--- design.v ---
`timescale 1ns / 1ps
module cla_slice_part(g,p,a,b);
 input a, b;
 output g;  
 output p;  
 assign g = a & b;
 assign p = a ^ b;
endmodule
module CarryPropagateGenerateUnit( g,p,a,b);
	input  [15:0] a,b;
	output [15:0] g,p;
	cla_slice_part s0(g[0],p[0],a[0],b[0]);
	cla_slice_part s1(g[1],p[1],a[1],b[1]);
	cla_slice_part s2(g[2],p[2],a[2],b[2]);
	cla_slice_part s3(g[3],p[3],a[3],b[3]);
	cla_slice_part s4(g[4],p[4],a[4],b[4]);
	cla_slice_part s5(g[5],p[5],a[5],b[5]);
	cla_slice_part s6(g[6],p[6],a[6],b[6]);
	cla_slice_part s7(g[7],p[7],a[7],b[7]);
	cla_slice_part s8(g[8],p[8],a[8],b[8]);
	cla_slice_part s9(g[9],p[9],a[9],b[9]);
	cla_slice_part s10(g[10],p[10],a[10],b[10]);
	cla_slice_part s11(g[11],p[11],a[11],b[11]);
	cla_slice_part s12(g[12],p[12],a[12],b[12]);
	cla_slice_part s13(g[13],p[13],a[13],b[13]);
	cla_slice_part s14(g[14],p[14],a[14],b[14]);
	cla_slice_part s15(g[15],p[15],a[15],b[15]);
endmodule
module SixteenBitSummationUnit(sum,p,carry,cin);
  input [14:0] carry;
  input cin;
  input [15:0] p;
  output [15:0] sum;
  assign sum[0] = p[0] ^ cin;
  assign sum[1] = p[1] ^ carry[0];
  assign sum[2] = p[2] ^ carry[1];
  assign sum[3] = p[3] ^ carry[2];
  assign sum[4] = p[4] ^ carry[3];
  assign sum[5] = p[5] ^ carry[4];
  assign sum[6] = p[6] ^ carry[5];
  assign sum[7] = p[7] ^ carry[6];
  assign sum[8] = p[8] ^ carry[7];
  assign sum[9] = p[9] ^ carry[8];
  assign sum[10] = p[10] ^ carry[9];
  assign sum[11] = p[11] ^ carry[10];
  assign sum[12] = p[12] ^ carry[11];
  assign sum[13] = p[13] ^ carry[12];
  assign sum[14] = p[14] ^ carry[13];
  assign sum[15] = p[15] ^ carry[14];
endmodule
module four_bit_block_cla(P,G,carry,p,g,cin);
	input [3:0] p,g;
	input cin;
	output [2:0] carry;
	output P,G;
	assign	carry[0] = 	g[0] |
											cin & p[0];
	assign	carry[1] =  g[1] |
											g[0] & p[1] |
											cin  &  p[0] & p[1];
	assign	carry[2] =  g[2] |
											g[1] & p[2] |
											g[0] & p [1] & p[2] |
											cin  & p[0] & p[1] & p[2];
	assign	P = p[0] & p[1] & p[2] & p[3];
	assign	G = g[3] | 
							g[2] & p[3] |
							g[1] & p[2] & p[3] |
							g[0] & p[1] & p[2] & p[3];
endmodule
module cla_16_two_level(sum,cout,a,b,cin);
	input [15:0] a, b;
	input cin;
	output [15:0] sum;
	output  cout;
	wire [15:0]   g, p,carry;  
	wire [3:0]  G,P;
	assign carry[3]  = G[0] | cin & P[0];
	assign carry[7]  = G[1] | G[0] & P[1] | cin & P[0] & P[1]; 
	assign carry[11] = G[2] |
										 G[1] & P[2] |
										 G[0] & P[1] & P[2] | 
										 cin  & P[0] & P[1] & P[2];
	assign cout = G[3] |
								G[2] & P[3] |
								G[1] & P[2] & P[3] |
								G[0] & P[1] & P[2] & P[3] |
								cin   & P[0] & P[1] & P[2] & P[3];
	CarryPropagateGenerateUnit   CPGU( g,p,a,b);
	four_bit_block_cla FBBC0(P[0],G[0],carry[2:0],p[3:0],g[3:0],cin);     
	four_bit_block_cla FBBC1(P[1],G[1],carry[6:4],p[7:4],g[7:4],carry[3]);   
	four_bit_block_cla FBBC2(P[2],G[2],carry[10:8],p[11:8],g[11:8],carry[7]);
	four_bit_block_cla FBBC3(P[3],G[3],carry[14:12],p[15:12],g[15:12],carry[11]); 
	SixteenBitSummationUnit TTBSU(sum,p,carry[14:0],cin);
endmodule
`timescale 1ns / 1ps
module xnew2(
	output reg [15:0] x,
	input [15:0] x0,
	input [15:0] y,
	input cin,
	input reset,
	input stop,
	input clk
	);
	wire [15:0] sum,a,b;
	wire cout;	 
	cla_16_two_level alu(sum,cout,a,b,cin);
	assign a=x;
	assign b=cin?(~y):y;
	always @(posedge clk)
	begin
		if(reset)
		begin
			x<=x0;
		end
		else
		begin
			if(!stop)
			begin
				x<=sum;
			end
			else
			begin
				x<=x;
			end
		end
	end
endmodule
`timescale 1ns / 1ps
module ynew2(
	output reg [15:0] y,
	input [15:0] y0,
	input [15:0] x,
	input cin,
	input reset,
	input stop,
	input clk
	);
	wire [15:0] sum,a,b;
	wire cout;	 
	cla_16_two_level alu(sum,cout,a,b,cin);
	assign a=y;
	assign b=cin?(~x):x;
	always @(posedge clk)
	begin
		if(reset)
		begin
			y<=y0;
		end
		else
		begin
			if(!stop)
			begin
				y<=sum;
			end
			else
			begin
				y<=y;
			end
		end	
	end
endmodule
`timescale 1ns / 1ps
module znew2(
	output reg [15:0] z,
	output zsign,
	input [15:0] z0,
	input [15:0] zrom,
	input cin,
	input reset,
	input stop,
	input clk
	);
	wire [15:0] sum,a,b;
	wire cout;	 
	cla_16_two_level alu(sum,cout,a,b,cin);
	assign a=z;
	assign b=cin?(~zrom):zrom;
	always @(posedge clk)
	begin
		if(reset)
		begin
			z<=z0;
		end
		else
		begin
			if(!stop)
				z<=sum;
			else
				z<=z;
		end	
	end
	assign zsign=z[15];
endmodule
`timescale 1ns / 1ps
module datapathnew2(
	output [15:0] x,
	output [15:0] y,
	input [15:0] z0,
	input [3:0] i,
	input reset,
	input stop,
	input clk
	); 
	parameter xinit=16'b0010_0110_1101_1101;	 
	parameter yinit=16'b0;
	reg [15:0] zrom_q;
	wire [15:0] xval,yval,zval;
	wire [15:0] x0,y0;
	wire [15:0] z;
	wire zsign;
	always @(*)
	begin
		case(i)
			4'd0: zrom_q=16'b0011_0010_0100_0011;
			4'd1: zrom_q=16'b0001_1101_1010_1100;
			4'd2: zrom_q=16'b0000_1111_1010_1101;
			4'd3: zrom_q=16'b0000_0111_1111_0101;
			4'd4: zrom_q=16'b0000_0011_1111_1110;
			4'd5: zrom_q=16'b0000_0001_1111_1111;
			4'd6: zrom_q=16'b0000_0000_1111_1111;
			4'd7: zrom_q=16'b0000_0000_0111_1111;
			4'd8: zrom_q=16'b0000_0000_0011_1111;
			4'd9: zrom_q=16'b0000_0000_0001_1111;
			4'd10: zrom_q=16'b0000_0000_0000_1111;
			4'd11: zrom_q=16'b0000_0000_0000_0111;
			4'd12: zrom_q=16'b0000_0000_0000_0011;
			4'd13: zrom_q=16'b0000_0000_0000_0001;
			4'd14: zrom_q=16'b0;
			4'd15: zrom_q=16'b0;
			default: zrom_q=16'b0;
		endcase
	end
	xnew2 xmod(x,x0,yval,xcin,reset,stop,clk);
	ynew2 ymod(y,y0,xval,ycin,reset,stop,clk);
	znew2 zmod(z,zsign,z0,zval,zcin,reset,stop,clk);
	assign x0=xinit;
	assign y0=yinit;
	assign xval=$signed(x)>>>i;
	assign yval=$signed(y)>>>i;
	assign zval=zrom_q;
	assign xcin=zsign?1'b0:1'b1;
	assign ycin=zsign?1'b1:1'b0;
	assign zcin=zsign?1'b0:1'b1;
endmodule
`timescale 1ns / 1ps
module cordic_sincos(
	input clk,
	input rst,
	input start,
	input [15:0] z0,
	output ready,
	output reg done,
	output [15:0] x,
	output [15:0] y
	);
	reg busy;
	reg [3:0] cnt;
	wire load;
	assign ready = ~busy;
	assign load = rst | (start & ~busy);
	always @(posedge clk)
	begin
		if(rst)
		begin
			busy <= 1'b0;
			cnt <= 4'd0;
			done <= 1'b0;
		end
		else
		begin
			done <= 1'b0;
			if(!busy)
			begin
				cnt <= 4'd0;
				if(start)
					busy <= 1'b1;
			end
			else
			begin
				cnt <= cnt + 4'd1;
				if(cnt == 4'd15)
				begin
					busy <= 1'b0;
					done <= 1'b1;
				end
			end
		end
	end
	datapathnew2 dp(x,y,z0,cnt,load,~busy,clk);
endmodule
--- run.sh ---
#!/bin/bash
# the make line also repeats each setting of config.mk as NAME=value (left out here)
make -C /OpenROAD-flow-scripts/flow DESIGN_CONFIG=/design/flow/config.mk WORK_HOME=/design/flow/orfs CLKGATE_MAP_FILE= finish
--- config.mk ---
export PLATFORM = sky130hd
export DESIGN_NAME = cordic_sincos
export DESIGN_NICKNAME = cordic_sincos
export VERILOG_FILES = /design/flow/design.v
export SDC_FILE = /design/flow/constraint.sdc
export NUM_CORES = 4
export LEC_CHECK = 0
export ABC_AREA = 1
export CAP_MARGIN = 20
export CORE_MARGIN = 2
export CORE_UTILIZATION = 67
export CTS_CLUSTER_DIAMETER = 29
export CTS_CLUSTER_SIZE = 74
export HOLD_SLACK_MARGIN = 0.29
export PLACE_DENSITY_LB_ADDON = 0.11
export SETUP_SLACK_MARGIN = 0.99
export SLEW_MARGIN = 20
--- constraint.sdc ---
create_clock -name core_clock -period 3.51 [get_ports {clk}]
set_input_delay 0.7020 -clock core_clock [delete_from_list [all_inputs] [get_ports {clk}]]
set_output_delay 0.7020 -clock core_clock [all_outputs]
set_load 0.01 [all_outputs]
==> notes.md, run 1 <==
Implementation results. The flow ran to the end, but the layout failed its checks. The layout checks failed on setup timing. And-or/or-and share of the synthesized area landed at 15.61%. Area fraction in mux cells landed at 0.6552%. Number of global-route vias before repair landed at 6246. The slowest stage of the critical path is the dfxtp_4 cell. Arithmetic-cell share of the synthesized area counting full adders, half adders and majority gates landed at between 10% and 20%. Following the worst setup path forward leads to its endpoint at dp.ymod.y[11].

Setup repair after global routing could not meet its margin everywhere. By instance count, the leading cell after synthesis is nand2_1. Number of pins exceeding their max-slew limit in the final report landed at 0. Entering global routing, the biggest net connects 31 pins. Number of nets at floorplan landed at slightly below 1000. Total global routing overflow landed at 0. The required time at the worst endpoint is listed as 3.77 ns.

Full die area landed at 10490 µm². For reference, the final report shows the hold violation count at 0. Placement-stage cell area landed at 6902 µm². Antenna diode count landed at 0. Per the post-synthesis report, the number of cells in the design is ~900. The clock network consumes a total of 0.746 mW. Per report_power, the Combinational row totals 4.09 mW.

The critical path maximum fanout is 6. Wire length of the first global-routing pass landed at 31.20 mm. The worst register-to-register path has a depth of 24. Number of antenna-violating nets in the routed design landed at 0. Per the timing report, the most critical flop-to-flop path originates at cnt[0].

Depth of the worst hold-timing path landed at 2. Initial antenna violation count landed at 0. For this block, the initial DRC count from the detailed router was approximately 1200. The final timing report lists clock skew as ~0.016 ns. The largest share of the power goes to combinational logic. Power per standard cell area landed at 733.2 nW/µm².

Sum of routed wire length over all layers landed at 27.22 mm. The power report attributes to the combinational group a share of 67.6%. Per the CTS log, the buffer count on the longest clock path is 2. Per the run summary, max-cap violations total 0. Share of flip-flops with an asynchronous set or reset landed at 0%. The kind of cell with the highest combined delay along the critical path is simple AND/OR/NAND/NOR gates. Power attributed to sequential cells is 1.22 mW. Parity-gate share of the synthesized area counting xor and xnor cells landed at 7.400%. For reference, the top logic cell family by area is simple AND/OR/NAND/NOR gates. The timing report gives the worst reg2reg path a setup slack of -0.40 ns. Note that the worst hold path type here is reg -> reg. Counting stages on the worst path, the most repeated cell is nand2_1. Post-synthesis, Yosys gives the total cell area as 6492 µm². Synthesized flop and latch total landed at 68.

In this run, flip-flops and latches consume 20.1% of the power. The signal on the critical path passes through buf_12 > buf_16 > nand2_4 > o21ai_2 > nand2_1 > nand2_2 > nand2_1 > o211ai_1 > o21ai_1 > xor2_1 > ha_1 > nand3_1 > o211a_1 > nand3_2 > buf_4 > ha_2 > nand2_1 > nand2_1 > nand2_1 > inv_1 > o21ai_1 > nand3_1 > o211ai_1 > inv_1. TritonCTS buffer count landed at 9. For reference, the most critical setup path is categorized as reg -> reg. In this build the clock could be raised as far as between 200 and 300 MHz. The tool warning count for the run is 41.

Once routing completed, OpenROAD measured the worst setup slack at -0.4029 ns. Sum of buffers and inverters on the critical path landed at 5. The cell-mix breakdown from Yosys lists the simple-gate area share as 25.48%. Data arrival at the endpoint of the critical path landed at 4.17 ns. The initialized floorplan defines 35 standard-cell rows. Count of nets after finishing landed at approximately 1000. Ratio of routed vias to standard cells landed at 6.832. Cell internal power was estimated by the tool at 3.051 mW. The synthesis report lists the Yosys warning total as 8. Once layout is done, the placed cells without fillers occupy 8248 µm². Final hold slack landed at 0.5864 ns. During I/O placement, the number of pins put on the boundary was 53. The analysis attributes to net switching a power of 2.997 mW.

Die outline height landed at 102.4 µm. Total global-route track usage over all layers is 38.83%. The launch point of the worst min-delay path is recorded as dp.xmod.x[13]. The biggest area contributor in the post-synthesis netlist is dfxtp_1. Remaining max-slew budget at the tightest pin landed at a little under three fifths. Last weighted congestion value of the routability-driven placer landed at 0.9930. Placed wire-length estimate landed at roughly 13 mm. In the hold report, the worst path ends at dp.xmod.x[13].

In this run the cell area of the synthesized design comes to 6492 µm². Ranked by instance count, the synthesized netlist is headed by nand2_1, inv_1, nand3_1. At the pin with the least slew margin, the transition time is 0.6482 ns. In this run the worst setup path begins at cnt[0]. Counting buffers and inverters, the worst setup path is 24 cells deep. The final layout reports a setup TNS of -1.874 ns. TritonCTS built the clock tree. The clock network is responsible for 12.3% of the overall power.

The post-synth count of flops with an enable pin is 16. CTS built an H-tree with a depth of 3. In the Yosys stats the netlist draws on roughly 53 distinct library cells. Clock sink count landed at between 60 and 70.

The tree is rooted in a clkbuf_8. Peak per-stage delay on the critical path landed at 0.46 ns. The power report puts the leakage power at 3.851 nW. Dividing the synthesized area by the synthesized cell count gives 7.230 µm². In the finished design, the share of the clock period the worst path needs comes to 111.5%. Clock latency on the worst-skew pair, taken at its later pin, is 0.38 ns. Total power landed at roughly 6.0 mW. Post-synth the commonest register cell is dfxtp_1. Setup slack on the worst path after placement came out at 0.1400 ns.

Average detailed-routed wire length per instance landed at approximately 25 µm. Via count landed at 7447. Count of input and output buffers landed at 52. According to the floorplan report, the die width is slightly above 100 µm.

The script parses the final routing iteration and logs DRC violations as 0. Post-layout minimum cycle time landed at 3.913 ns. Sorting the synthesized cells by area gives the leading types as dfxtp_1, nand2_1, ha_1, edfxtp_1, xor2_1. The first TritonRoute pass finished after 10 iterations. The region available for standard cell placement spans 9328 µm². STA classifies the critical path startpoint as a flip-flop. The analysis reports a worst IR drop on VDD of 484.9 µV. Before placement the cells fill 69.60% of the core. Summed over its instances, the top area cell type makes up 16.03% of the synthesized netlist area.

Summing the sequential cell areas from Yosys gives 23.43% of the chip area. The synth_stat.txt file lists the number of cells as approximately 900. Area added between synthesis and finish landed at 27.04%.

Clock transition at the register clock pins on the worst setup and hold paths after CTS landed at 0.08 ns. The worst register-to-register path ends at dp.ymod.y[11]. Setup violation total in the final timing report landed at 12. Switching power as a fraction of the total was reported as 49.55%. STA classifies the critical path endpoint as a flip-flop.
final cells by class:
class / instances / area, µm²
Timing Repair inverter: 1 / 8.758
Sequential cell: 68 / 1528
Clock inverter: 5 / 57.56
Tap cell: 129 / 161.4
Inverter: 93 / 376.6
Multi-Input combinational cell: 668 / 4786
Timing Repair Buffer: 115 / 1177
Fill cell: 448 / 1080
Clock buffer: 11 / 152.6
metal layers:
metal  vias up  global-route usage [%]  part of all wire, %
met4         0                   21.64                   10
met5         -                       0                    0
met2       775                   62.44                   43
met1      3348                   48.63                   32
li1       3049                       -                    -
met3       275                   7.866                   15
repair_timing:
action,4_1_cts,5_1_grt
buffers inserted,27,17
resized,72,113
pin swaps,23,43
endpoints found under the setup margin,39,61
gates cloned,2,1
hold buffers,0,0
endpoints found under the hold margin,0,0
stage by stage:
stage,utilization [%],instances
finish,88.42,1090
global route,88.42,1090
CTS,81.82,1072
detailed placement,73.99,1027
global placement,73.99,1027
floorplan,-,898
==> inputs of run 2 (changes only) <==
- CORE_UTILIZATION: 67 -> 72
- CTS_CLUSTER_DIAMETER: 29 -> default
- CTS_CLUSTER_SIZE: 74 -> default
- HOLD_SLACK_MARGIN: 0.29 -> default
- PLACE_DENSITY: default -> 0.39
- PLACE_DENSITY_LB_ADDON: 0.11 -> default
- SETUP_SLACK_MARGIN: 0.99 -> default
- clock period: 3.51 -> 4.0 ns (I/O delays scaled with it)
==> notes.md, run 2 <==
Implementation results. By count the netlist is led by nand2_1, inv_1, nand3_1. The final weighted congestion recorded by global placement is ~0.97. The root buffer cell chosen for the clock tree is clkbuf_8. With fillers left out, the area of the finished cells amounts to 6984 µm². Looking at the gate-level netlist, the highest instance count belongs to nand2_1. Number of gates on the worst path with buffers counted landed at 28.

Routed length on met1 landed at 7.360 mm. Accumulated negative setup slack landed at 0 ns. Count of nets after finishing landed at 993.

Area fraction in mux cells landed at 0.6552%. The clock network is responsible for 15.9% of the overall power. The Yosys step of the flow raised 8 warnings. Timing would allow up to 280.4 MHz. Synthesized flop and latch total landed at a little under 70. Clock transition at the register clock pins on the worst setup and hold paths after CTS landed at 0.08 ns. Per the STA report, the cell with the highest stage delay on the worst path is dfxtp_2. The most critical setup path has its startpoint at cnt[0]. TritonCTS built the clock tree. Power per standard cell area landed at just under 600 nW/µm². The data arrival time reported for the critical path is 3.82 ns. Before CTS, the worst setup slack after placement is 0.4037 ns. The main area contributors are dfxtp_1, nand2_1, ha_1, edfxtp_1, xor2_1. In this run the worst setup path terminates at dp.ymod.y[15]. Global routing used 36.03% of the available tracks across all layers. Largest fanout on the critical path landed at 29. Number of enable-type register cells in the synthesized netlist landed at 16. In this run the critical register-to-register path is captured at dp.ymod.y[15]. The number of maximum-capacitance violations recorded for the run is 0. The detailed router finished its first iteration with roughly 670 violations. Counting both buffers and inverters, the worst setup path holds a total of 3. Clock network power for this build is approximately 0.64 mW.

Counting stages on the worst path, the most repeated cell is nand2_1. For this run, the final setup violation count is recorded as 0. Yosys chip area landed at 6492 µm². The startpoint identified for the worst hold timing path is dp.ymod.y[2]. Share of the synthesized area in the top cell type landed at 16.03%. Per the post-synthesis stats, the area per cell is approximately 7.2 µm².

Post-layout minimum cycle time landed at 3.566 ns. Per the synthesis report, the AND-OR/OR-AND share of the synthesized area is ~16%. The number of different library cells used by synthesis comes to 53. Share of flip-flops with an asynchronous set or reset landed at 0%. The net switching power in the latest report is 1.877 mW. The worst path meets setup with 0.4338 ns of slack. The worst setup path is launched from a flip-flop. Number of ports placed on the die boundary landed at 53.

In this run the number of H-tree levels came out at 3. Die outline height landed at 98.96 µm. Width of the chip landed at just under 100 µm. The highest metal layer carrying signal wires in the routed design is met4. Across all register-to-register paths, the minimum setup slack is 0.43 ns. Ratio of routed vias to standard cells landed at 5.967. Looking at the max-slew report, the worst-margin pin has a slew of 0.7485 ns. Setup repair after global routing left no endpoint under its margin.

The path class of the tightest hold or removal check is reg -> reg. Arithmetic-cell share of the synthesized area counting full adders, half adders and majority gates landed at 14.72%. The power report attributes to the combinational group a share of 59.4%. The run finished with no timing, DRC or antenna violations. Per the slew report, the remaining headroom to the max-slew limit stands at 50.03%. Final hold slack landed at ~0.56 ns.

After synthesis the cells add up to approximately 6500 µm². Total global routing overflow landed at 0. Via count landed at just over 6000. Clock sink count landed at between 60 and 70.

TritonRoute output was used to compute an average wire per cell of approximately 17 µm. In the synthesized netlist the dominant register cell turns out to be dfxtp_1. STA classifies the critical path endpoint as a flip-flop. Number of hold buffers added after cts landed at 0. Per report_power, the Sequential row totals 0.999 mW. Number of standard cells reported by yosys landed at about 900. Depth of the worst hold-timing path landed at 2. In this run, the synthesized area fraction spent on xor and xnor cells is recorded as 7.400%. Number of standard-cell rows in the floorplan landed at 34. Wire length of the first global-routing pass landed at 28.48 mm.

Area added between synthesis and finish landed at 7.574%. For this design the static power due to leakage is around 3.4 nW. The cell family contributing the most delay on the critical path is simple AND/OR/NAND/NOR gates.

Sequential cell area fraction in the yosys report landed at 23.43%. Sum of routed wire length over all layers landed at between 15 and 20 mm. The synthesized netlist devotes 25.48% of its cell area to simple gates. Standard cell core area landed at 8721 µm². For the worst reg-to-reg path, the startpoint reported by OpenROAD is cnt[0]. The internal portion of the total power is 2.167 mW.

dfxtp_1 takes more of the synthesized area than any other cell. The routed design uses 1.342 mm of met3 wire. Number of antenna-violating nets in the routed design landed at 0. Peak per-stage delay on the critical path landed at 0.39 ns. In this run, CTS created clock tree buffers numbering 9.

Number of instances in the synthesized netlist landed at 898. Among the non-sequential cells, simple AND/OR/NAND/NOR gates take the most area. The iteration count recorded for the first detailed-route pass is 6. Looking at the hold checks, the worst path lands on dp.ymod.y[2].

Pin count of the biggest net entering global routing landed at 38. The initial antenna violation count was 0. Sequential cells account for roughly a quarter of the total power.

At the end of the flow the core is filled with cells to 80.09%. Starting utilization of the core area landed at 74.45%. Clock latency on the worst-skew pair, taken at its later pin, is 0.35 ns. Worst path required time landed at 4.25 ns. The routed design uses 8.062 mm of met2 wire. Count of input and output buffers landed at around 52. Of all power groups, the one with the highest power is combinational logic. The script computed the net switching share of total power as 46.41%. In this run the VDD rail shows a maximum IR drop of 353.2 µV.

The wire-length estimate of the detail-placed layout is 12.78 mm. In the final report, the number of pins over their slew limit comes to 0. The critical path is of the reg -> reg type. The clock arrives with 0.006464 ns of skew. The power report lists the combinational group at 2.40 mW. Placement-stage cell area landed at 6760 µm².

The repair_antennas step left the layout with diodes totalling 0. Full die area landed at between 9000 and 10000 µm². Period utilization landed at about nine tenths. The number of global-route vias before repair is 5931. Hold-check failures listed in the final report amount to 0. DRC violation count after routing landed at 0. The logs give a warning total of 40.

The number of nets handed over by synthesis was 988. Depth of the most critical reg-to-reg path landed at 28. The clock passes through at most 2 buffers.
==> run 2: final cells by class <==
class	count	area [µm²]
Multi-Input combinational cell	668	4146
Clock buffer	10	127.6
Inverter	93	354.1
Sequential cell	68	1523
Tap cell	108	135.1
Timing Repair Buffer	63	610.6
Clock inverter	6	87.58
Fill cell	610	1737
==> run 2: stage by stage <==
step                      instances  power, mW
after CTS                      1016      4.001
after floorplan                 898      2.793
after global placement         1000      3.183
after detailed placement       1000      3.338
after global routing           1016      4.389
final                          1016      4.044
==> run 2: layer usage <==
metal / vias up / global-route usage (%)
met5: - / 0
met4: 0 / 13.49
met3: 43 / 5.106
met2: 297 / 59.04
met1: 2771 / 48.44
li1: 2951 / -
==> run 2: repair_timing <==
item | 4_1_cts | 5_1_grt
setup endpoints to repair | 0 | 2
setup buffers | 0 | 0
gates resized | 0 | 3
==> inputs of run 3 (changes only) <==
- CAP_MARGIN: 20 -> 0
- CELL_PAD_IN_SITES_GLOBAL_PLACEMENT: default -> 0
- CORE_ASPECT_RATIO: default -> 0.92
- CTS_CLUSTER_DIAMETER: default -> 28
- CTS_CLUSTER_SIZE: default -> 15
- GPL_TIMING_DRIVEN: default -> 1
- MIN_ROUTING_LAYER: default -> met1
- PLACE_DENSITY: 0.39 -> default
- PLACE_DENSITY_LB_ADDON: default -> 0.12
- SETUP_SLACK_MARGIN: default -> 1.01
- TNS_END_PERCENT: default -> 95
- clock period: 4.0 -> 4.06 ns (I/O delays scaled with it)
==> notes.md, run 3 <==
Implementation results. The cell sequence reported for the critical path is buf_4 > inv_6 > nand2_1 > nand3_1 > nand3_1 > o21ai_0 > nand2_1 > o21ai_1 > xor2_1 > ha_1 > inv_1 > nor2_1 > nor2_1 > o21bai_1 > nand2_1 > nand3_2 > nand2_2 > nand2_2 > inv_1 > fa_1 > xor2_1 > a21oi_1. Yosys mapped a number of flops with a built-in enable equal to 16. Depth of the most critical reg-to-reg path landed at 22.

Placed wire-length estimate landed at approximately 12 mm. The number of clock sinks came to 68. Number of nets at floorplan landed at roughly 1000. Internal power comes to between 2 and 2.5 mW. Number of antenna-violating nets in the routed design landed at 0. As logged by OpenROAD, the buffers inserted on ports number approximately 52.

Number of global-route vias before repair landed at around 5800. Number of violations of the max-capacitance limit landed at 0. The setup check on the worst reg-to-reg path leaves a slack of 0.52 ns. The worst hold path begins at dp.ymod.y[2]. The routed design ends up with an antenna cell count of 0. Count of nets after finishing landed at 1012. Broken down by cell family, the worst path's largest delay share belongs to simple AND/OR/NAND/NOR gates. Wire length of the first global-routing pass landed at approximately 28 mm. Mean area per synthesized cell landed at around 7.2 µm². For this run, design rule violations remaining after detail routing come to 0. Starting utilization of the core area landed at 73.48%. The endpoint of the worst hold path is reported as dp.ymod.y[2]. The final hold violation count recorded for this run is 0. Among all stages on the critical path, the largest delay is contributed by dfxtp_4. Area fraction in mux cells landed at 0.6552%. Looking at the gate-level netlist, the highest instance count belongs to nand2_1. STA lists the maximum fanout along the critical path as 10. Per the OpenROAD floorplan log, the height of the die is ~95 µm. The critical path in this run is classified as reg -> reg. The worst setup path is launched from a flip-flop. Portion of total power attributed to sequential cells landed at 23.0%. Remaining max-slew budget at the tightest pin landed at 48.45%. Length of the first detailed-routing pass in iterations landed at 8. Last weighted congestion value of the routability-driven placer landed at between 0.9 and 1. Post-synthesis, Yosys gives the total cell area as 6492 µm².

Number of OpenROAD warnings landed at 40. The synthesized netlist devotes 14.72% of its cell area to adder and majority cells. Post-route non-filler standard cell count landed at 1049. The clock H-tree reported by CTS has 3 levels.

Clock transition at the register clock pins on the worst setup and hold paths after CTS landed at 0.08 ns. Per STA, the library cell used most along the worst path is nand2_1. For the pin with the worst max-slew slack, the measured transition is 0.7722 ns. STA puts the critical path data required time at 4.35 ns. The global routing report lists combined usage of all routing layers as 36.58%. Per the detail_route report, routed wire per instance is 17.93 µm. Number of buffers on the longest clock path landed at 2. Sorting the Yosys area breakdown by cell type puts at the top dfxtp_1.

Synthesis produced approximately 900 cells. The final layout reports a setup TNS of 0 ns. Share of the synthesized area in the top cell type landed at 16.03%. The cell-mix breakdown from Yosys lists the simple-gate area share as 25.48%. Number of fillers in the final layout landed at around 580. Setup violation total in the final timing report landed at 0. Number of standard cells reported by yosys landed at ~900. The worst setup path is captured at a flip-flop.

The type recorded for the worst min-delay path is reg -> reg. Data on the critical path arrives at its endpoint at 3.83 ns. The synthesis run identifies the leading combinational cell family as simple AND/OR/NAND/NOR gates.

The report gives the cell count of the worst hold path as 2. Summed over all cells, the static leakage comes to 3.611 nW. Sum of buffers and inverters on the critical path landed at 4. Pin placement for this block handled 53 I/O pins. The worst register-to-register path ends at dp.ymod.y[13].

TritonCTS buffer count landed at 9. The chip occupies 9793 µm². Number of hold buffers added after cts landed at 0. Number of standard-cell rows in the floorplan landed at 33.

And-or/or-and share of the synthesized area landed at ~16%. After detailed routing, the total wire length is 18.81 mm. In this run, placement finished with an instance count of 1012. TritonCTS built the clock tree. In the Yosys report, the sequential cells make up 23.43% of the chip area. Per the OpenROAD timing report, the critical path contains 22 cells. Summing every instance area after synthesis gives 6492 µm².

Via count landed at 6324. The script logs the ratio of routed vias to standard cells as approximately 6.0. Per the skew report, the later register of the worst-skew pair sees a clock latency of 0.37 ns. Switching part of the total landed at 46.37%. Final worst clock skew landed at 0.01071 ns.

The flow ran to the end and the layout has no timing, DRC or antenna violations. The worst VDD IR drop from the latest analysis is 447.9 µV. The launch point of the worst register-to-register path is recorded as cnt[0]. The flow reports power dissipated in the clock network as 0.655 mW. Sequential power for this build is 0.991 mW.

Number of DRC markers in iteration 0 landed at approximately 900. The initial antenna violation count came to 0. Per the CTS log, the root buffer master is clkbuf_8.

Share of flip-flops with an asynchronous set or reset landed at 0%. The final max-slew violation count recorded for this run is 0. Peak per-stage delay on the critical path landed at 0.50 ns. Power dissipated in combinational cells landed at 2.66 mW. Per the synth stats, the flop cell with the highest instance count is dfxtp_1.

The synthesis report lists the Yosys warning total as 8. Entering global routing, the biggest net connects 38 pins. Per the GRT congestion report, total overflow comes to 0. Ranked by total cell area, the synthesized netlist is headed by dfxtp_1, nand2_1, ha_1, edfxtp_1, xor2_1. The flow reports an fmax of around 280 MHz.

In this run the power spent charging and discharging nets is 1.997 mW. Width of the chip landed at between 100 and 150 µm. The largest share of the power goes to combinational logic.

For reference, XOR and XNOR gates occupy 7.400% of the area reported after synthesis. Setup repair after global routing could not meet its margin everywhere. Fraction of power consumed by the clock network landed at 15.2%. Number of distinct library cells after synthesis landed at 53. Standard cell core area landed at 8836 µm².

Period utilization landed at 87.16%. Per the summary, power density relative to cell area is ~580 nW/µm². The worst path needs 3.539 ns of the cycle, external delays included. For reference, the critical path is captured by dp.ymod.y[13]. Synthesized flop and latch total landed at 68. In this run the worst setup path begins at cnt[0]. The area growth from synthesis to layout is 14.82%. Total power landed at approximately 4.3 mW. Sorting the synthesized cells by how often they occur yields nand2_1, inv_1, nand3_1. Looking at the power breakdown, combinational cells take 61.8% of the total.
-- run 3: per-layer routing --
metal | share of wire, % | vias up | GRT usage [%]
li1 | - | 2982 | -
met1 | 40 | 2893 | 49.36
met2 | 46 | 377 | 60.01
met3 | 10 | 72 | 6.085
met4 | 3.1 | 0 | 11.29
met5 | 0 | - | 0
-- run 3: per-stage QoR --
step | area, µm² | hold WS [ns] | setup WS, ns | utilization [%]
after floorplan | 6497 | 0.4737 | 1.024 | -
after global placement | 6768 | 0.5356 | 0.6496 | 76.59
after detailed placement | 6768 | 0.5488 | 0.5784 | 76.59
after CTS | 7078 | 0.5582 | 0.7901 | 80.10
after global routing | 7455 | 0.6014 | 0.3489 | 84.37
final | 7455 | 0.5714 | 0.5214 | 84.37
-- run 3: layout make-up --
cell class / count / area [µm²] / area share (%)
timing repair inverter: 2 / 17.52 / 0.2350
clock inverter: 6 / 87.58 / 1.175
clock buffer: 10 / 137.6 / 1.846
sequential: 68 / 1529 / 20.51
tap: 122 / 152.6 / 2.048
multi-input combinational: 668 / 4310 / 57.82
inverter: 93 / 366.6 / 4.918
timing repair buffer: 80 / 853.3 / 11.45
-- run 3: timing repair --
action	in CTS	in global routing
gates resized	19	53
setup buffers	4	11
pin swaps	3	22
gates cloned	0	6
setup endpoints to repair	32	34
==> inputs of run 4 (changes only) <==
- ABC_AREA: 1 -> 0
- CAP_MARGIN: 0 -> 35
- CORE_UTILIZATION: 72 -> 64
- PLACE_DENSITY_LB_ADDON: 0.12 -> 0.19
- SETUP_SLACK_MARGIN: 1.01 -> 0.45
- clock period: 4.06 -> 3.99 ns (I/O delays scaled with it)
==> notes.md, run 4 <==
Implementation results. Looking at the worst setup and hold paths, the clock pins of their registers show a slew of 0.09 ns. Yosys reported that registers with async set or reset make up 0%. The report lists the violated layout checks as setup timing. The endpoint of the worst hold path is reported as dp.ymod.y[9]. Largest fanout on the critical path landed at 7. For reference, the top logic cell family by area is AND-OR/OR-AND gates. Setup repair after global routing could not meet its margin everywhere. According to the floorplan report, the die width is 107.4 µm.

For this block, the via count after detailed routing is 5617. The post-synth count of flops with an enable pin is 16. The net count of the finished layout is 874. In the post-route analysis, the smallest setup slack over all paths is -0.1956 ns.

Number of ports placed on the die boundary landed at 53. In this build the clock could be raised as far as 238.9 MHz. Length of the first detailed-routing pass in iterations landed at 7.

Per the gpl log, the routability congestion estimate is roughly 1.0. Compared with the post-synthesis result, the final layout area differs by 24.73%. Later-pin clock latency in the skew report landed at between 0.3 and 0.4 ns. Depth of the worst hold-timing path landed at 2. STA lists the startpoint of the worst hold path as dp.ymod.y[9]. Yosys synthesis warning count landed at 8. Internal power consumption landed at 3.259 mW. Post-synthesis instance area landed at 6295 µm². Yosys chip area landed at between 6000 and 7000 µm².

In this run the tools logged warnings totalling 41. The highest supply drop recorded on VDD is approximately 600 µV. According to the CTS report, the clock sink count is slightly below 70. Area fraction in mux cells landed at 14.21%. Total power landed at 5.728 mW.

Worst path required time landed at 4.24 ns. Synthesis handed over a netlist of 695 instances. In the Yosys report, the sequential cells make up between 20% and 30% of the chip area. The critical path goes through buf_8 > mux4_2 > mux4_2 > xnor2_1 > ha_1 > and3_4 > a221oi_4 > o21ai_2 > a21oi_2 > nor2_2 > o32a_1 > ha_2 > o21a_1 > o21ai_2 > nand2b_1 > xnor2_1 > a21oi_1 > nor2_1. Number of standard-cell rows in the floorplan landed at 34. Among all stages on the critical path, the largest delay is contributed by mux4_2. Logic depth along the worst register-to-register path is recorded as 18. The most frequently used library cell after synthesis is nand2_1.

Sequential logic power landed at 1.10 mW. Count of input and output buffers landed at approximately 52. The kind of cell with the highest combined delay along the critical path is AND-OR/OR-AND gates. For this run the aggregate overflow at the end of global routing stands at 0. Number of pins exceeding their max-slew limit in the final report landed at 0. The cell type that accounts for the most area after synthesis is dfxtp_1. Measured along the y axis, the die boundary spans 99.13 µm. Full die area landed at 10650 µm². Ranked by power, first place goes to combinational logic. Switching part of the total landed at 43.10%. And-or/or-and share of the synthesized area landed at between 10% and 20%. Counting instances in the post-synthesis netlist gives the leading cell types as nand2_1, ha_1, xnor2_1. The synthesized netlist devotes 11.07% of its cell area to simple gates. Data arrival at the endpoint of the critical path landed at roughly 4.4 ns. Sum of routed wire length over all layers landed at about 19 mm.

The power report puts the net switching power at approximately 2.5 mW. Initial antenna violation count landed at 0. Mean area per synthesized cell landed at 9.057 µm². Checking max transition, the worst relative margin is between 50% and 60%. The report lists the power per cell area as around 730 nW/µm². STA classifies the critical path endpoint as a flip-flop. Number of distinct library cells after synthesis landed at 54. The critical path runs through a total of 18 cells. In this run, the synthesized area fraction spent on adder and majority cells is recorded as 15.19%. Power dissipated in combinational cells landed at 3.97 mW. After layout, the minimum clock period comes to 4.186 ns. For the worst reg-to-reg path, the startpoint reported by OpenROAD is cnt[0]. Fraction of power consumed by the clock network landed at a little under an eighth. Once detailed placement completed, the half-perimeter wirelength came to roughly 13 mm.

For this design, Yosys synthesis ends with a cell count of 695. Ratio of routed vias to standard cells landed at 6.139. STA lists the endpoint of the worst register-to-register path as dp.ymod.y[15]. The flow ran to the end, but the layout failed its checks.

Part of the total power dissipated in combinational logic landed at 69.2%. The number of global-route vias before repair is 5741. Final hold analysis gives a worst-case slack of 0.5609 ns. Number of hold buffers added after cts landed at 0.

For this run, the leading register cell type out of synthesis is dfxtp_1. Standard cell core area landed at 9529 µm². STA reports the tightest min-delay check as being of type reg -> reg. Clock tree synthesis inserted a total of 9 buffers.

Per the run summary, max-cap violations total 0. Once placement finished, the instance area stood at 7282 µm². CTS built an H-tree with a depth of 3. Across the routed clock network, the largest skew measured is 0.01756 ns. Entering global routing, the biggest net connects 35 pins. The root buffer cell chosen for the clock tree is clkbuf_8. Portion of total power attributed to sequential cells landed at between 10% and 20%. Final design instance area without fill landed at ~8000 µm². Synthesized flop and latch total landed at ~68. DRC violation count after routing landed at 0. Per the finish-stage timing summary, setup violations number 6.

In the setup report, the worst path falls into the class reg -> reg. Global router's overall resource usage landed at a little over a third. Power of the clock network landed at ~0.66 mW. Per the final timing report, the hold violations number 0. Number of nets at floorplan landed at 785. For reference, the critical path is captured by dp.ymod.y[15]. By area the synthesized netlist is led by dfxtp_1, ha_1, xnor2_1, edfxtp_1, mux4_2.

According to the timing report, the critical path is launched from cnt[0]. TritonCTS built the clock tree. Peak per-stage delay on the critical path landed at 0.48 ns. Parity-gate share of the synthesized area counting xor and xnor cells landed at ~11%. Number of DRC markers in iteration 0 landed at ~460. The analysis attributes to cell leakage a power of 3.347 nW. Wire length of the first global-routing pass landed at around 30 mm.

Per the post-route antenna check, the number of violating nets is 0. For the pin with the worst max-slew slack, the measured transition is 0.6277 ns. Sum of buffers and inverters on the critical path landed at 1. Starting utilization of the core area landed at roughly 66%.

Core occupancy in the finished layout landed at between 80% and 90%. Period utilization landed at 104.9%. Setup slack on the worst flop-to-flop path landed at -0.20 ns. STA classifies the critical path startpoint as a flip-flop. In the final routed layout, each cell accounts on average for 20.53 µm. Placement-stage worst setup slack landed at -0.2439 ns. The clock passes through at most 2 buffers. Antenna diode count landed at 0. Share of the synthesized area in the top cell type landed at between 15 and 20%.
-- run 4: cell type report --
| type | instances | area [µm²] |
|---|---|---|
| sequential | 68 | 1525 |
| inverter | 35 | 133.9 |
| tap | 126 | 157.7 |
| clock buffer | 9 | 123.9 |
| multi-input combinational | 524 | 4479 |
| timing repair buffer | 146 | 1333 |
| fill | 597 | 1678 |
| clock inverter | 7 | 98.84 |
-- run 4: per-layer routing --
layer	wire (µm)	part of all wire, %	global-route usage (%)	up-vias
met5	0	0	0	-
met4	573	3.1	14.60	0
met3	1386	7.4	7.667	49
met2	8907	47	57.16	288
met1	7917	42	46.86	2692
li1	-	-	-	2588
-- run 4: through the flow --
stage / cells / setup TNS, ns
after global routing: 915 / -1.993
after floorplan: 695 / -0.3791
final: 915 / -0.4394
after global placement: 886 / -0.4800
after CTS: 912 / -0.2797
after detailed placement: 887 / -0.9989
-- run 4: what timing repair did --
item	CTS	global route
endpoints found under the setup margin	25	29
gates cloned	0	1
buffers inserted	9	2
pin swaps	11	18
gates resized	35	30
==> inputs of run 5 (changes only) <==
- ABC_AREA: 0 -> default
- CAP_MARGIN: 35 -> 20
- CELL_PAD_IN_SITES_GLOBAL_PLACEMENT: 0 -> default
- CORE_ASPECT_RATIO: 0.92 -> default
- CORE_UTILIZATION: 64 -> 16
- CTS_CLUSTER_DIAMETER: 28 -> default
- CTS_CLUSTER_SIZE: 15 -> default
- GPL_TIMING_DRIVEN: 1 -> default
- MIN_ROUTING_LAYER: met1 -> default
- PLACE_DENSITY_LB_ADDON: 0.19 -> default
- SETUP_SLACK_MARGIN: 0.45 -> default
- TNS_END_PERCENT: 95 -> default
- clock period: 3.99 -> 6.21 ns (I/O delays scaled with it)
==> notes.md, run 5 <==
Implementation results. During placement, the flow inserted port buffers numbering 52. Setup repair after global routing left no endpoint under its margin. The first detailed-routing pass ran for 4 iterations. Power attributed to combinational cells is around 1.9 mW. Internal power consumption landed at 1.853 mW.

Standard cell core area landed at 38740 µm². Number of global-route vias before repair landed at 4930. After synthesis, the largest family of logic cells by area is AND-OR/OR-AND gates.

Ratio of routed vias to standard cells landed at slightly below 4. According to the floorplan report, the die height is 202.4 µm. Counting cells, the worst reg-to-reg path comes to 19. Each instance of the synthesized netlist takes up on average 9.057 µm². The flow reports power dissipated in sequential cells as 0.731 mW. For reference, XOR and XNOR gates occupy 10.71% of the area reported after synthesis.

The routed design could run at a clock period as short as 5.107 ns. The worst setup path is launched from a flip-flop. When the netlist entered floorplanning its net count stood at 785. Placed wire-length estimate landed at 13.00 mm. Per the breakdown, switching nets consume 41.44% of all power. Of the available clock period, the critical path in the final layout requires 82.24%. Post-synthesis instance area landed at 6295 µm². Per the post-CTS timing run, clock transition at the registers of the reported paths is ~0.060 ns. The flow ran to the end and the layout has no timing, DRC or antenna violations. For the worst-skew pair, the clock arrives at the later sink with an insertion delay of about 0.34 ns.

Number of H-tree branching levels landed at 3. DRC violation count after routing landed at 0. Clock sink count landed at 68. STA classifies the critical path endpoint as a flip-flop. Transition time at the pin with the least slew margin landed at 1.046 ns.

TritonCTS built the clock tree. For this configuration, the core starts out at a cell density of 16.25%. Count of nets after finishing landed at 791. After synthesis, flip-flops and latches occupy 24.17% of the total area. Pin count of the biggest net entering global routing landed at 35. Remaining max-slew budget at the tightest pin landed at a little under a third. Synthesized flop and latch total landed at 68. The data required time reported for the critical path is 6.42 ns. The routed layout has 4872 vias.

For reference, the final report shows the max-slew violation count at 0. Recorded from the global router log, the overflow total was 0. After its last routability iteration, the placer logged a weighted congestion of around 0.86. Number of ports placed on the die boundary landed at 53. The critical path runs through a total of 19 cells. Per the OpenROAD floorplan log, the width of the die is 202.4 µm.

The final timing report lists clock skew as 0.005934 ns. Buffers inserted during post-CTS setup optimization landed at 0. Simple-gate area share of the yosys netlist landed at 11.07%. Summed over all layers, the routed wires come to ~17 mm.

The commonest cells after synthesis are nand2_1, ha_1, xnor2_1. Summed over its instances, the top area cell type makes up 16.54% of the synthesized netlist area. For this design, Yosys synthesis ends with a cell count of between 600 and 700. Setup slack on the worst flop-to-flop path landed at approximately 1.1 ns. Among all flip-flop cells after synthesis, the most frequent one is dfxtp_1. Sum of buffers and inverters on the critical path landed at 1.

Number of antenna-violating nets in the routed design landed at 0. Data arrival at the endpoint of the critical path landed at between 5 and 6 ns. Number of violations of the max-capacitance limit landed at 0.

The script computed a power per unit cell area of about 420 nW/µm². Area added between synthesis and finish landed at 18.35%. Following the worst setup path forward leads to its endpoint at dp.xmod.x[15]. The cell-mix breakdown from Yosys lists the adder-cell area share as between 10% and 20%.

After technology mapping, the gate count stands at 695. The launch point of the worst register-to-register path is recorded as cnt[0]. The leakage component of the power was reported as 2.922 nW. The capture point of the worst register-to-register path is recorded as dp.xmod.x[15]. The gate-level netlist out of Yosys references 54 unique cell types.

Per the detail_route report, routed wire per instance is 13.97 µm. Full die area landed at 40950 µm². Combinational cells account for a little under 60% of the total power.

The startpoint identified for the worst hold timing path is dp.ymod.y[2]. The largest share of the power goes to combinational logic. Note that the worst hold path type here is reg -> reg. Number of OpenROAD warnings landed at 38.

In this run the deepest clock path goes through 2 buffers. Tracing the worst setup path back leads to its startpoint at cnt[0]. The layout has roughly 4300 filler cells. Per report_power, the sequential group accounts for 23.1% of the total.

In this run, synthesis inferred 16 flip-flops with an integrated enable. Count of endpoints failing hold in the final timing report landed at 0. The cell sitting at the root of the clock tree is a clkbuf_16. Net switching component of the power landed at 1.311 mW. Global router's overall resource usage landed at 8.393%. Buffers inserted to repair hold after CTS numbered 0.

Number of gates resized after cts landed at 0. The timing report gives the biggest stage delay along the critical path as 0.72 ns. For this design, the slowest cell found on the critical path is dfxtp_2. During synthesis, Yosys emitted a total of 8 warnings. For reference, the placement row count at floorplan is 72.

Post-synthesis, Yosys gives the total cell area as 6295 µm². Summing internal, switching and leakage power gives 3.164 mW. The final timing report counts setup violations totalling 0. In the hold report, the worst path ends at dp.ymod.y[2].

Of the total synthesized cell area, the portion taken by AND-OR and OR-AND cells is ~16%. After synthesis, the share of flip-flops with an asynchronous set or reset is 0%. Wire length of the first global-routing pass landed at 26.94 mm. Accumulated negative setup slack landed at 0 ns.

Number of DRC markers in iteration 0 landed at 305. The clock network accounts for 17.5% of the total power. The most frequently used library cell after synthesis is nand2_1. Initial antenna violation count landed at 2. The main area contributors are dfxtp_1, ha_1, xnor2_1, edfxtp_1, mux4_2.

The cell sequence reported for the critical path is buf_4 > mux2_2 > o21ai_0 > mux4_2 > xnor2_1 > ha_1 > a21o_1 > a21oi_1 > o21ai_0 > a221o_1 > a41o_1 > o22a_1 > ha_1 > o21ai_0 > nand2b_1 > a21oi_1 > xnor2_1 > a21oi_1 > nor2_1. In the synthesized netlist, mux cells make up 14.21% of the area. The synthesized design spends more area on one cell type than any other, namely dfxtp_1. Maximum operating frequency landed at 195.8 MHz. The cell family contributing the most delay on the critical path is AND-OR/OR-AND gates. The report shows a maximum critical-path fanout of 25.

Counting the buffers created by CTS gives 9. Final hold slack landed at 0.5438 ns. Depth of the worst hold-timing path landed at 2. Power of the clock network landed at ~0.55 mW. The highest supply drop recorded on VDD is around 130 µV. For reference, the most critical setup path is categorized as reg -> reg.
## run 5: per-layer routing
metal  share of wire (%)  vias to the layer above  GRT usage, %
met2                  47                       74         13.82
li1                    -                     2426             -
met5               0.047                        -             0
met1                  46                     2352         10.55
met4                 1.9                        2         3.206
met3                 4.9                       18         2.048
## run 5: per-stage QoR
stage | instance area [µm²] | util [%] | worst slack [ns] | std cells
2_1_floorplan | 6295 | - | 1.534 | 695
3_3_place_gp | 7137 | 18.42 | 1.127 | 1208
3_5_place_dp | 7137 | 18.42 | 1.077 | 1208
4_1_cts | 7447 | 19.22 | 1.052 | 1224
5_1_grt | 7450 | 19.23 | 0.7203 | 1225
6_report | 7450 | 19.23 | 1.103 | 1225
## run 5: cell type report
class	instances	area (µm²)	share of cell area [%]
Antenna cell	1	2.502	0.03359
Clock buffer	11	232.7	3.124
Clock inverter	5	77.57	1.041
Inverter	35	131.4	1.764
Multi-Input combinational cell	524	4232	56.80
Sequential cell	68	1523	20.44
Tap cell	518	648.1	8.700
Timing Repair Buffer	63	603.1	8.095
==> inputs of run 6 (changes only) <==
- ABC_AREA: default -> 1
- CAP_MARGIN: 20 -> 0
- CELL_PAD_IN_SITES_GLOBAL_PLACEMENT: default -> 0
- CORE_ASPECT_RATIO: default -> 0.92
- CORE_UTILIZATION: 16 -> 72
- CTS_CLUSTER_DIAMETER: default -> 203
- CTS_CLUSTER_SIZE: default -> 15
- GPL_TIMING_DRIVEN: default -> 1
- MIN_ROUTING_LAYER: default -> met1
- PLACE_DENSITY_LB_ADDON: default -> 0.12
- SETUP_SLACK_MARGIN: default -> 0.01
- TNS_END_PERCENT: default -> 95
- clock period: 6.21 -> 3.36 ns (I/O delays scaled with it)
==> notes.md, run 6 <==
Implementation results. Placed wire-length estimate landed at 12.78 mm. Clock sink count landed at ~68. The flow reports power dissipated in the clock network as 0.661 mW. DRC violation count after routing landed at 0. Transition time at the pin with the least slew margin landed at between 0.7 and 0.8 ns. The internal power of the cells totals 2.661 mW. The initial antenna violation count came to 0. At the end of routability-driven placement, the weighted congestion stood at 0.9578. Count of nets after finishing landed at between 1000 and 1500.

Per the post-CTS timing run, clock transition at the registers of the reported paths is 0.08 ns. For the final database, setup skew stands at 0.01980 ns. Maximum operating frequency landed at 282.2 MHz.

The floorplan step records an initial core utilization of 73.48%. Number of standard cells reported by yosys landed at 898. And-or/or-and share of the synthesized area landed at 15.61%. In this design, the critical path's most frequently occurring cell is nand2_1.

According to the floorplan report, the die width is between 100 and 150 µm. Yosys synthesis warning count landed at 8. Number of hold buffers added after cts landed at 0. In the routed layout, each cell is associated on average with a via count of 5.992. VDD sags by at most 504.6 µV. Number of standard-cell rows in the floorplan landed at 33. The run did not pass the layout checks because of setup timing. Part of the total power dissipated in combinational logic landed at 64.1%. Sorting the synthesis cell report by count puts at the top nand2_1. Multi-input logic area landed at 4314 µm².

Number of distinct library cells after synthesis landed at ~53. Storage element area landed at 1529 µm². The clock network burns between 10% and 20% of the power. The die is 95.08 µm tall. TritonCTS buffer count landed at 9.

Synthesized flop and latch total landed at 68. Entering global routing, the biggest net connects 36 pins. Number of fillers in the final layout landed at around 600. Looking at the hold checks, the worst path lands on dp.xmod.x[14]. Per the finish-stage timing summary, setup violations number 6. The synthesis report gives the async set-or-reset register share as 0%. According to the Yosys statistics, the synthesized design has a chip area of 6492 µm².

The synthesized design devotes to its leading area cell type 16.03% of total area. TritonCTS built the clock tree. Once layout is complete, the cells apart from fillers number 1062.

Portion of total power attributed to sequential cells landed at 23.0%. Number of instances in the synthesized netlist landed at between 800 and 900. Mean area per synthesized cell landed at 7.230 µm².

Summing every instance area after synthesis gives 6492 µm². Number of H-tree branching levels landed at 3. Area fraction in mux cells landed at 0.6552%. Number of ports placed on the die boundary landed at 53. Sequential logic power landed at between 1 and 1.5 mW. Sequential cells were found to cover 23.43% of the synthesized design area. Sum of routed wire length over all layers landed at 18.60 mm. According to the timing report, the critical path is captured at dp.xmod.x[11]. Wire length of the first global-routing pass landed at 27.39 mm. After floorplanning, the die was sized to cover roughly 9800 µm².

Number of nets at floorplan landed at 988. Antenna diode count landed at 0. Number of violations of the max-capacitance limit landed at 0. The worst hold path passes through 2 cells. Detailed routing inserted a total of ~6400 vias.

Of the total synthesized cell area, the portion taken by full adders, half adders and majority gates is around 15%. In the final timing run, aggregate negative setup slack is -0.4133 ns. Peak per-stage delay on the critical path landed at 0.45 ns. The flow ran to the end, but the layout failed its checks. Recorded from the global router log, the overflow total was 0.

Length of the first detailed-routing pass in iterations landed at 6. Summing the areas of all and, or, nand and nor instances in the mapped netlist gives 25.48% of the synthesized area. Power per standard cell area landed at a little under 700 nW/µm².

Nets still carrying antenna violations after routing amount to 0. The critical path goes through inv_6 > clkbuf_16 > nand2_4 > o21ai_4 > mux2i_4 > nand2_1 > o21ai_2 > nand2_1 > nand2_1 > xor2_1 > ha_1 > a21o_1 > a21oi_2 > o21bai_1 > nand2_1 > nand3_2 > buf_4 > ha_1 > nand2_1 > nand2_2 > a21oi_2 > xor2_1 > o21ai_1 > inv_1. Standard cell core area landed at roughly 9000 µm². Once routing completed, OpenROAD measured the worst setup slack at -0.1834 ns. Switching part of the total landed at 48.15%.

The most critical setup path has its startpoint at cnt[0]. The cell sitting at the root of the clock tree is a clkbuf_8. Setup repair after global routing could not meet its margin everywhere. Checking hold timing, the worst path is listed with class reg -> reg. The final timing summary puts the cycle share of the worst path at 105.5%.

Number of buffers on the longest clock path landed at 2. The number of cells on the worst reg-to-reg path is 24. The endpoint identified for the worst register-to-register timing path is dp.xmod.x[11]. Setup slack on the worst flop-to-flop path landed at -0.18 ns. Post-layout minimum cycle time landed at 3.543 ns. After synthesis, the largest family of logic cells by area is simple AND/OR/NAND/NOR gates.

The launch point of the worst register-to-register path is recorded as cnt[0]. The buffer_ports step reported a buffer count of 52. Of all power groups, the one with the highest power is combinational logic. For reference, the top cells by area after synthesis are dfxtp_1, nand2_1, ha_1, edfxtp_1, xor2_1. STA lists the startpoint of the worst hold path as dp.xmod.x[14]. The completed layout was analyzed and its total power is 5.131 mW.

STA classifies the critical path endpoint as a flip-flop. Global router's overall resource usage landed at 35.96%. Count of endpoints failing hold in the final timing report landed at 0. Per the skew report, the later register of the worst-skew pair sees a clock latency of 0.37 ns. Measured against its own limit, the worst slew margin works out to 48.86%. The flow reports power dissipated in combinational cells as approximately 3.3 mW. The timing report lists the critical path depth as 24 cells. After synthesis, the most frequently instantiated cells are nand2_1, inv_1, nand3_1. The first routing iteration left ~600 violations. According to the timing report, the arrival time at the worst endpoint equals 3.81 ns. Summed over all instances, the cell type with the most area after synthesis is dfxtp_1.

Parity-gate share of the synthesized area counting xor and xnor cells landed at 7.400%. Grouping stages by cell kind, the critical path spends the most delay in AND-OR/OR-AND gates. The critical path is of the reg -> reg type. The power report puts the leakage power at 3.637 nW.

For the worst setup path, the data required time is around 3.6 ns. In this run the power spent charging and discharging nets is 2.471 mW. Core occupancy in the finished layout landed at 84.57%. STA classifies the critical path startpoint as a flip-flop. The slowest stage of the critical path belongs to the cell dfxtp_4.

Per the synth stats, the flop cell with the highest instance count is dfxtp_1. Max-slew check failures listed in the final report amount to 0. Compared with the post-synthesis result, the final layout area differs by 15.09%. Summing over the stages, the warning tally comes to 39. The number of global-route vias before repair is 5734. Average detailed-routed wire length per instance landed at 17.51 µm. Along the critical path, the tally of buffer and inverter instances is 4. Largest fanout on the critical path landed at 6.

The detailed placer reported the number of placed instances as about 1000. Number of enable-type register cells in the synthesized netlist landed at 16.
==> run 6: area by class of cell <==
| type | count | share of cell area [%] |
|---|---|---|
| clock inverters | 7 | 0.7200 |
| repair buffers | 95 | 12.58 |
| flip-flops and latches | 68 | 20.46 |
| clock buffers | 9 | 1.658 |
| multi-input cells | 668 | 57.74 |
| inverters | 93 | 4.806 |
| well taps | 122 | 2.043 |
==> run 6: what timing repair did <==
item / 4_1_cts / 5_1_grt
resized: 7 / 54
gates cloned: 0 / 2
setup endpoints to repair: 11 / 19
buffers inserted: 3 / 11
pin swaps: 0 / 25
==> run 6: routing by layer <==
metal / GRT usage, % / vias up / share of wire, %
met2: 57.31 / 380 / 46
met4: 13.71 / 0 / 3.0
met1: 47.77 / 2905 / 41
met5: 0 / - / 0
li1: - / 3019 / -
met3: 7.698 / 60 / 10
==> run 6: metrics by stage <==
step | area [µm²] | hold WS (ns) | setup slack (ns)
2_1_floorplan | 6492 | 0.4737 | 0.2775
3_3_place_gp | 6948 | 0.5242 | -0.05331
3_5_place_dp | 6948 | 0.5525 | -0.1547
4_1_cts | 7167 | 0.5704 | 0.01303
5_1_grt | 7472 | 0.5878 | -0.3185
6_report | 7472 | 0.5658 | -0.1834
==> inputs of run 7 (changes only) <==
- CAP_MARGIN: 0 -> 20
- CELL_PAD_IN_SITES_GLOBAL_PLACEMENT: 0 -> default
- CORE_ASPECT_RATIO: 0.92 -> 1.46
- CTS_CLUSTER_DIAMETER: 203 -> 388
- CTS_CLUSTER_SIZE: 15 -> 89
- GPL_TIMING_DRIVEN: 1 -> default
- MIN_ROUTING_LAYER: met1 -> default
- PLACE_DENSITY: default -> 0.37
- PLACE_DENSITY_LB_ADDON: 0.12 -> default
- SETUP_SLACK_MARGIN: 0.01 -> default
- TNS_END_PERCENT: 95 -> default
- clock period: 3.36 -> 2.36 ns (I/O delays scaled with it)
==> notes.md, run 7 <==
Implementation results. The synthesis report names the predominant flop master as dfxtp_1. Yosys chip area landed at 6492 µm². Arithmetic-cell share of the synthesized area counting full adders, half adders and majority gates landed at approximately 15%. The synthesis report lists the Yosys warning total as 8. By count the netlist is led by nand2_1, inv_1, nand3_1. For reference, the mux area share after synthesis is 0.6552%. The synthesis stat section lists a flop and latch total of 68. Number of ports placed on the die boundary landed at 53. The cell area that synthesis handed to floorplanning was 6492 µm². Width of the chip landed at 82.59 µm. Share of flip-flops with an asynchronous set or reset landed at 0%.

Mean area per synthesized cell landed at 7.230 µm². After floorplanning, the die was sized to cover 9807 µm². After synthesis, the cell types taking the most area are dfxtp_1, nand2_1, ha_1, edfxtp_1, xor2_1. And-or/or-and share of the synthesized area landed at 15.61%. Standard cell core area landed at just under 9000 µm². Number of standard cells reported by yosys landed at 898. Placed wire-length estimate landed at 19.20 mm.

After synthesis, the largest area contributor takes up 16.03% of total cell area. The flow halted during clock tree synthesis. Number of distinct library cells after synthesis landed at 53.

Starting utilization of the core area landed at approximately 74%. The run stopped with a tool error. The synthesized design contains 16 enable-type register cells. Simple-gate area share of the yosys netlist landed at 25.48%. Placement-stage worst setup slack landed at -1.116 ns. Sorting the synthesis cell report by count puts at the top nand2_1. Number of nets at floorplan landed at 988. From bottom edge to top edge, the die measures 118.7 µm. The initialized floorplan defines 41 standard-cell rows. Parity-gate share of the synthesized area counting xor and xnor cells landed at 7.400%.

The first error in the log reads "[ERROR DPL-0038] Utilization greater than 100%, impossible to legalize". Number of instances in the synthesized netlist landed at 898. Grouping non-sequential cells by family puts the most area in simple AND/OR/NAND/NOR gates. Last weighted congestion value of the routability-driven placer landed at 1.107. Sorting the Yosys area breakdown by cell type puts at the top dfxtp_1. The share of the Yosys chip area taken by registers is 23.43%.

Count of input and output buffers landed at 52.
-- run 7: per-stage QoR --
step           area, µm²  hold slack (ns)  power, mW  utilization [%]  std cells
3_5_place_dp        8315           0.5298      7.328            95.35       1183
3_3_place_gp        8315           0.5027      6.708            95.35       1183
2_1_floorplan       6590           0.4737      4.884                -        898
==> inputs of run 8 (changes only) <==
- CORE_ASPECT_RATIO: 1.46 -> default
- CORE_UTILIZATION: 72 -> 65
- CTS_CLUSTER_DIAMETER: 388 -> 199
- CTS_CLUSTER_SIZE: 89 -> 72
- PLACE_DENSITY: 0.37 -> default
- SETUP_SLACK_MARGIN: default -> -0.14
- clock period: 2.36 -> 2.78 ns (I/O delays scaled with it)
==> notes.md, run 8 <==
Implementation results. In the synthesized netlist, the dominant kind of combinational cell is simple AND/OR/NAND/NOR gates. Per the synth stats, the proportion of register bits with asynchronous set or reset is 0%. Peak per-stage delay on the critical path landed at 0.48 ns. After floorplanning, the die was sized to cover 10800 µm². The endpoint of the worst hold path is reported as dp.ymod.y[9].

Endpoints with negative setup slack in the final report add up to 40. Setup repair after global routing could not meet its margin everywhere. The run finished, with violations left.

After detailed placement, the total cell area comes to 8015 µm². Net switching component of the power landed at 4.128 mW. Ranked by total cell area, the synthesized netlist is headed by dfxtp_1, nand2_1, ha_1, edfxtp_1, xor2_1. Per the placement report, the placed cell count is ~1200. Largest fanout on the critical path landed at 11. Max-slew check failures listed in the final report amount to 0. The clock reaches the later pin of the worst-skew pair after 0.41 ns. Average detailed-routed wire length per instance landed at 24.40 µm. The synthesis run shows the most used standard cells to be nand2_1, inv_1, nand3_1. Share of the synthesized area in the top cell type landed at around 16%. Overall power consumption after layout is estimated at 8.426 mW. Endpoints failing hold in the final report were tallied at 0.

OpenROAD reports that the post-layout worst path occupies 137.2% of the period. On the final layout, the worst clock skew is 0.01653 ns. On the critical path the largest part of the delay comes from simple AND/OR/NAND/NOR gates. After floorplanning, the core was divided into 36 placement rows. The worst setup path is captured at a flip-flop. Power spread over the standard cell area amounts to a little over 900 nW/µm². Per the run report, area growth between synthesis and finish was 40.41%. The initial antenna violation count was 0. Number of standard cells reported by yosys landed at 898. Of the synthesized area, sequential elements account for 23.43%.

On the critical path, the stage with the largest delay is an instance of dfxtp_4. The finished cells cover 9116 µm². Fraction of power consumed by the clock network landed at 11.1%.

Cell leakage power landed at 4.459 nW. The OpenROAD report gives the critical path a required time of 3.13 ns. Accumulated negative setup slack landed at -22.57 ns.

Length of the first detailed-routing pass in iterations landed at 13. Transition time at the pin with the least slew margin landed at between 0.7 and 0.8 ns. Combinational cells account for just over 70% of the total power. The number of global-route vias before repair was approximately 7400.

The tree is rooted in a clkbuf_8. Number of H-tree branching levels landed at 3. Maximum operating frequency landed at roughly 260 MHz. Peak ir drop on the vdd network landed at roughly 840 µV. Starting utilization of the core area landed at 66.73%. The wire-length estimate of the detail-placed layout is 15.41 mm. The critical path is of the reg -> reg type. Post-synthesis instance area landed at 6492 µm². The synthesized netlist devotes 7.400% of its cell area to XOR and XNOR gates. Port buffering added about 52 buffers. Number of distinct library cells after synthesis landed at 53. Clock transition at the register clock pins on the worst setup and hold paths after CTS landed at 0.09 ns. Entering global routing, the biggest net connects 24 pins. Core occupancy in the finished layout landed at 93.70%. Internal power consumption landed at 4.298 mW. The synthesis report names the predominant flop master as dfxtp_1.

Remaining max-slew budget at the tightest pin landed at 52.55%. Number of ports placed on the die boundary landed at between 50 and 60. For the worst min-delay path, the startpoint reported by OpenROAD is dp.ymod.y[9]. Checking hold timing, the worst path is listed with class reg -> reg.

Portion of total power attributed to sequential cells landed at between 10% and 20%. The routed layout has 8269 vias. Global router's overall resource usage landed at 41.66%. Dividing the synthesized area by the synthesized cell count gives about 7.2 µm². For reference, the mux area share after synthesis is 0.6552%.

Number of gates on the worst path with buffers counted landed at 25. In this run the register-to-register setup slack is -1.03 ns. Last weighted congestion value of the routability-driven placer landed at about 0.95. Die outline height landed at 103.9 µm. Yosys mapped a number of flops with a built-in enable equal to 16.

Arithmetic-cell share of the synthesized area counting full adders, half adders and majority gates landed at 14.72%. Depth of the worst hold-timing path landed at 2. Looking at the clock tree report, the maximum root-to-sink buffer count equals 2. The combinational power reported by the tool is 6.09 mW. According to the timing report, the critical path is captured at dp.ymod.y[7]. Standard cell core area landed at a little under 10000 µm².

The capture point of the worst register-to-register path is recorded as dp.ymod.y[7]. The stage logs contain a warning count of between 40 and 50. dfxtp_1 takes more of the synthesized area than any other cell.

Switching part of the total landed at 48.99%. DRC violation count after routing landed at 0. Counting both buffers and inverters, the worst setup path holds a total of 4.

Per the synth log, the flip-flop and latch total comes to 68. The detail route stage leaves a number of antenna-violating nets equal to 0. Simple-gate area share of the yosys netlist landed at 25.48%. Per the TritonCTS log, the buffer count is 9. A clean result was blocked by setup timing. The worst setup path is launched from a flip-flop.

The warning tally printed by Yosys for this design is 8. Counting every net in the synthesized netlist gives between 900 and 1000. Per the post-synthesis report, the number of cells in the design is 898.

For this run the aggregate overflow at the end of global routing stands at 0. On the critical path the data arrives at 4.16 ns. The clock drives between 60 and 70 sinks. Yosys chip area landed at between 6000 and 7000 µm².

Ratio of routed vias to standard cells landed at 6.750. Excluding fillers, the count of instances in the completed layout stands at 1225. For reference, compound AND-OR and OR-AND cells occupy 15.61% of the area reported after synthesis. TritonCTS built the clock tree.

Sequential logic power landed at between 1 and 1.5 mW. Clock network power for this build is around 0.94 mW. Looking at the gate-level netlist, the highest instance count belongs to nand2_1.

From left edge to right edge, the die measures 103.9 µm. Measured in cells, the most critical reg-to-reg path has a length of 25. Post-layout minimum cycle time landed at 3.815 ns. In this design, the critical path's most frequently occurring cell is nand2_2. STA lists the startpoint of the worst register-to-register path as cnt[0]. The first global-routing pass estimated 36.02 mm of wire. Post-route worst setup slack landed at -1.035 ns.

Number of DRC markers in iteration 0 landed at 1686. Summed over all layers, the routed wires come to 29.89 mm. Tracing the worst setup path back leads to its startpoint at cnt[0].

The largest part of the power goes to combinational logic. Count of nets after finishing landed at between 1000 and 1500. Antenna diode count landed at 0.

The number of maximum-capacitance violations recorded for the run is 0.
-- run 8: per-layer routing --
| metal | routed length (µm) | share of wire [%] | global-route usage, % | vias to the layer above |
|---|---|---|---|---|
| met1 | 9844 | 33 | 48.58 | 3722 |
| li1 | - | - | - | 3307 |
| met4 | 3043 | 10 | 21.72 | 0 |
| met3 | 3929 | 13 | 10.40 | 365 |
| met5 | 0 | 0 | 0 | - |
| met2 | 13070 | 44 | 70.63 | 875 |
-- run 8: per-stage QoR --
stage	setup WS [ns]	hold slack, ns
6_report	-1.035	0.5724
5_1_grt	-1.239	0.5799
4_1_cts	-0.4520	0.5528
3_5_place_dp	-0.6524	0.5326
3_3_place_gp	-0.5272	0.5002
2_1_floorplan	-0.2553	0.4737
-- run 8: layout make-up --
cell class              count  area (µm²)
multi-input cells         668        4718
flip-flops and latches     68        1526
repair buffers            247        2136
clock buffers              11       173.9
fillers                   331       613.1
well taps                 133       166.4
clock inverters             5       36.28
inverters                  93       359.1
-- run 8: what timing repair did --
item | in CTS | in global routing
buffers inserted | 19 | 13
endpoints found under the setup margin | 27 | 39
hold endpoints to repair | 0 | 0
resized | 45 | 125
cloned | 0 | 3
hold buffers | 0 | 0
pin swaps | 22 | 57
No activity file was given, so power comes from the tool's default toggle rates.
